==> v22 <==
// riscv_core
module riscv_core(
    input           sys_clk         ,
    input           sys_rst_n       ,
    output  reg     led_test        ,
    output          iram_cs         ,
    output  [11:0]  iram_addr       ,
    input   [31:0]  iram_rdata      ,
    output          dram_cs         ,
    output  [3:0]   dram_we         ,
    output  [11:0]  dram_addr       ,
    output  [31:0]  dram_wdata      ,
    input   [31:0]  dram_rdata      
);
Settings: LEC_CHECK=0, ABC_AREA=1, CAP_MARGIN=10, CELL_PAD_IN_SITES_DETAIL_PLACEMENT=1, CELL_PAD_IN_SITES_GLOBAL_PLACEMENT=1, CORE_MARGIN=2, CORE_UTILIZATION=65, GPL_ROUTABILITY_DRIVEN=1, GPL_TIMING_DRIVEN=0, MIN_ROUTING_LAYER=met1, SETUP_SLACK_MARGIN=1.94, SLEW_MARGIN=20, TNS_END_PERCENT=10; clock period 9.87 ns.
run.sh (not shown) runs the stock make flow with config.mk's settings and CLKGATE_MAP_FILE=.
==> inputs of v24, as changes to v22 <==
ABC_AREA = 0   (was 1)
CAP_MARGIN = 40   (was 10)
CELL_PAD_IN_SITES_DETAIL_PLACEMENT = 2   (was 1)
CORE_ASPECT_RATIO = 0.83   (was default)
CTS_CLUSTER_SIZE = 20   (was default)
GPL_ROUTABILITY_DRIVEN = 0   (was 1)
MIN_ROUTING_LAYER = met2   (was met1)
SETUP_SLACK_MARGIN = default   (was 1.94)
TNS_END_PERCENT = 40   (was 10)
==> flow/constraint.sdc (replaced) <==
create_clock -name core_clock -period 6.78 [get_ports {sys_clk}]
set_input_delay 1.3560 -clock core_clock [delete_from_list [all_inputs] [get_ports {sys_clk}]]
set_output_delay 1.3560 -clock core_clock [all_outputs]
set_load 0.01 [all_outputs]
==> inputs of v18, as changes to v22 <==
ABC_AREA = default   (was 1)
CELL_PAD_IN_SITES_DETAIL_PLACEMENT = 0   (was 1)
CORE_UTILIZATION = 49   (was 65)
GPL_TIMING_DRIVEN = default   (was 0)
TNS_END_PERCENT = 15   (was 10)
==> flow/constraint.sdc (replaced) <==
create_clock -name core_clock -period 8.04 [get_ports {sys_clk}]
set_input_delay 1.6080 -clock core_clock [delete_from_list [all_inputs] [get_ports {sys_clk}]]
set_output_delay 1.6080 -clock core_clock [all_outputs]
set_load 0.01 [all_outputs]
==> deck_impl_summary.md <==
Key Metrics from the Run

Synthesis
  • Post-Synth Adder-Cell Area: 0.0284
  • Comb area leader: AND-OR/OR-AND gates
  • Area leader share: 0.451

Floorplanning
  • Initial Util: 0.494
  • Die area: between 150,000 and 200,000 um2
  • CORE AREA: 150,000 um2
  • Die W: 392 um
  • Cell Rows: between 100 and 150

Run status
  • Status: complete, no violations
(the above is from v18)
==> deck_impl_summary.md <==
Flow Results at a Glance

Run status
  • Failed at: 3_1_place_gp_skip_io
  • Status: aborted with a tool error
  • Stop err: [ERROR GPL-0301] Utilization 103.426 % exceeds 100%.

Floorplanning
  • Cell Rows: about 130
(the above is from v22)
==> deck_impl_summary.md <==
Flow Results at a Glance

Run status
  • Failed at: 3_5_place_dp
  • Stop err: Error: detail_place.tcl, 38 bad optional access
  • Status: aborted with a tool error

Synthesis
  • Area leader share: 0.451
(the above is from v24)

========
==> trial 91 <==
Starting RTL as in the previous note.
// riscv_core
module riscv_core(
    input           sys_clk         ,
    input           sys_rst_n       ,
    output  reg     led_test        ,
    output          iram_cs         ,
    output  [11:0]  iram_addr       ,
    input   [31:0]  iram_rdata      ,
    output          dram_cs         ,
    output  [3:0]   dram_we         ,
    output  [11:0]  dram_addr       ,
    output  [31:0]  dram_wdata      ,
    input   [31:0]  dram_rdata      
);
make LEC_CHECK=0 CAP_MARGIN=20 CELL_PAD_IN_SITES_DETAIL_PLACEMENT=1 CELL_PAD_IN_SITES_GLOBAL_PLACEMENT=1 CORE_MARGIN=2 CORE_UTILIZATION=30 GPL_ROUTABILITY_DRIVEN=1 GPL_TIMING_DRIVEN=0 HOLD_SLACK_MARGIN=-0.1 MAX_ROUTING_LAYER=met4 PLACE_DENSITY=0.45 SLEW_MARGIN=10 finish   # period 10.0 ns
==> inputs of build 96, as changes to trial 91 <==
==> flow/config.mk (replaced) <==
export PLATFORM = sky130hd
export DESIGN_NAME = riscv_core
export DESIGN_NICKNAME = riscv_core
export VERILOG_FILES = /design/flow/design.v
export SDC_FILE = /design/flow/constraint.sdc
export NUM_CORES = 4
export LEC_CHECK = 0
export ABC_AREA = 1
export CAP_MARGIN = 20
export CELL_PAD_IN_SITES_DETAIL_PLACEMENT = 0
export CELL_PAD_IN_SITES_GLOBAL_PLACEMENT = 0
export CORE_ASPECT_RATIO = 0.5
export CORE_MARGIN = 2
export CORE_UTILIZATION = 72
export CTS_CLUSTER_DIAMETER = 348
export CTS_CLUSTER_SIZE = 55
export GPL_ROUTABILITY_DRIVEN = 1
export PLACE_DENSITY = 0.45
export SETUP_SLACK_MARGIN = 1.03
export SLEW_MARGIN = 20
==> flow/constraint.sdc (replaced) <==
create_clock -name core_clock -period 3.48 [get_ports {sys_clk}]
set_input_delay 0.6960 -clock core_clock [delete_from_list [all_inputs] [get_ports {sys_clk}]]
set_output_delay 0.6960 -clock core_clock [all_outputs]
set_load 0.01 [all_outputs]
==> inputs of build 34, as changes to trial 91 <==
==> flow/config.mk (replaced) <==
export PLATFORM = sky130hd
export DESIGN_NAME = riscv_core
export DESIGN_NICKNAME = riscv_core
export VERILOG_FILES = /design/flow/design.v
export SDC_FILE = /design/flow/constraint.sdc
export NUM_CORES = 4
export LEC_CHECK = 0
export ABC_AREA = 1
export CAP_MARGIN = 20
export CELL_PAD_IN_SITES_DETAIL_PLACEMENT = 0
export CELL_PAD_IN_SITES_GLOBAL_PLACEMENT = 0
export CORE_MARGIN = 2
export CORE_UTILIZATION = 72
export CTS_CLUSTER_DIAMETER = 103
export CTS_CLUSTER_SIZE = 55
export GPL_ROUTABILITY_DRIVEN = 1
export PLACE_DENSITY = 0.45
export SETUP_SLACK_MARGIN = 1.03
export SLEW_MARGIN = 20
==> flow/constraint.sdc (replaced) <==
create_clock -name core_clock -period 3.48 [get_ports {sys_clk}]
set_input_delay 0.6960 -clock core_clock [delete_from_list [all_inputs] [get_ports {sys_clk}]]
set_output_delay 0.6960 -clock core_clock [all_outputs]
set_load 0.01 [all_outputs]
==> inputs of build 60, as changes to trial 91 <==
--- a/flow/config.mk
+++ b/flow/config.mk
@@ -5,7 +5,7 @@
 export SDC_FILE = /design/flow/constraint.sdc
 export NUM_CORES = 4
 export LEC_CHECK = 0
-export CAP_MARGIN = 20
+export CAP_MARGIN = 35
 export CELL_PAD_IN_SITES_DETAIL_PLACEMENT = 1
 export CELL_PAD_IN_SITES_GLOBAL_PLACEMENT = 1
 export CORE_MARGIN = 2
@@ -15,4 +15,5 @@
 export HOLD_SLACK_MARGIN = -0.1
 export MAX_ROUTING_LAYER = met4
 export PLACE_DENSITY = 0.45
-export SLEW_MARGIN = 10
+export SETUP_SLACK_MARGIN = -0.11
+export SLEW_MARGIN = 15
==> qor summary <==
item                                                                                  trial 91                  build 34                        build 96                         build 60
Outcome                                                                         finished clean    stopped before the end          stopped before the end                   finished clean
Failing step                                                                                 -  global routing (5_1_grt)  clock tree synthesis (4_1_cts)                                -
Buffering overhead                                                                      11.81%                         -                               -                           12.50%
DR vias/cell                                                                             7.050                         -                               -                            7.048
Finished layout cell area                                                         0.09274 mm^2                         -                               -                     0.09367 mm^2
Routed length on met2                                                                 264.6 mm                         -                               -                         264.0 mm
Seq/total area                                                                          35.94%                         -                               -                           35.58%
Power consumed by the clock network                                                    6.60 mW                         -                               -                          6.80 mW
Portion of the layout cell area used by clock cells                                     6.248%                         -                               -                           6.351%
Yosys stat area                                                                   0.07392 mm^2              0.07785 mm^2                    0.07785 mm^2                     0.07392 mm^2
Core outline area                                                                  0.2455 mm^2               0.1072 mm^2                     0.1074 mm^2                      0.2455 mm^2
Simple-Gate Fraction of Synth Area                                                      13.27%                    22.64%                          22.64%                           13.27%
Total die size                                                                     0.2504 mm^2               0.1108 mm^2                     0.1109 mm^2                      0.2504 mm^2
TritonCTS clock tree                                                                       yes                         -                               -                              yes
Tally of nets with antenna violations remaining after routing                                0                         -                               -                                0
Most area-hungry cell class in the final design                multi-input combinational cells                         -                               -  multi-input combinational cells
Average routed wire per standard cell                                                 53.88 um                         -                               -                         53.80 um
CP Class                                                                             in -> reg                         -                               -                        in -> reg
Combinational fraction of design power                                                   26.0%                         -                               -                            26.1%
Crit-path max cell delay                                                               0.96 ns                         -                               -                          0.74 ns
Slew at the pin closest to its max-slew limit                                         1.366 ns                         -                               -                         1.143 ns
Power share of the sequential group                                                      37.5%                         -                               -                            36.9%
Cell Int Power                                                                        11.07 mW                         -                               -                         11.32 mW
Share of total power consumed by net switching                                          38.80%                         -                               -                           38.42%
Critical Path Stages                                                                        18                         -                               -                               19
# nets final                                                                             9,100                         -                               -                            9,149
No activity file was given, so power comes from the tool's default toggle rates.
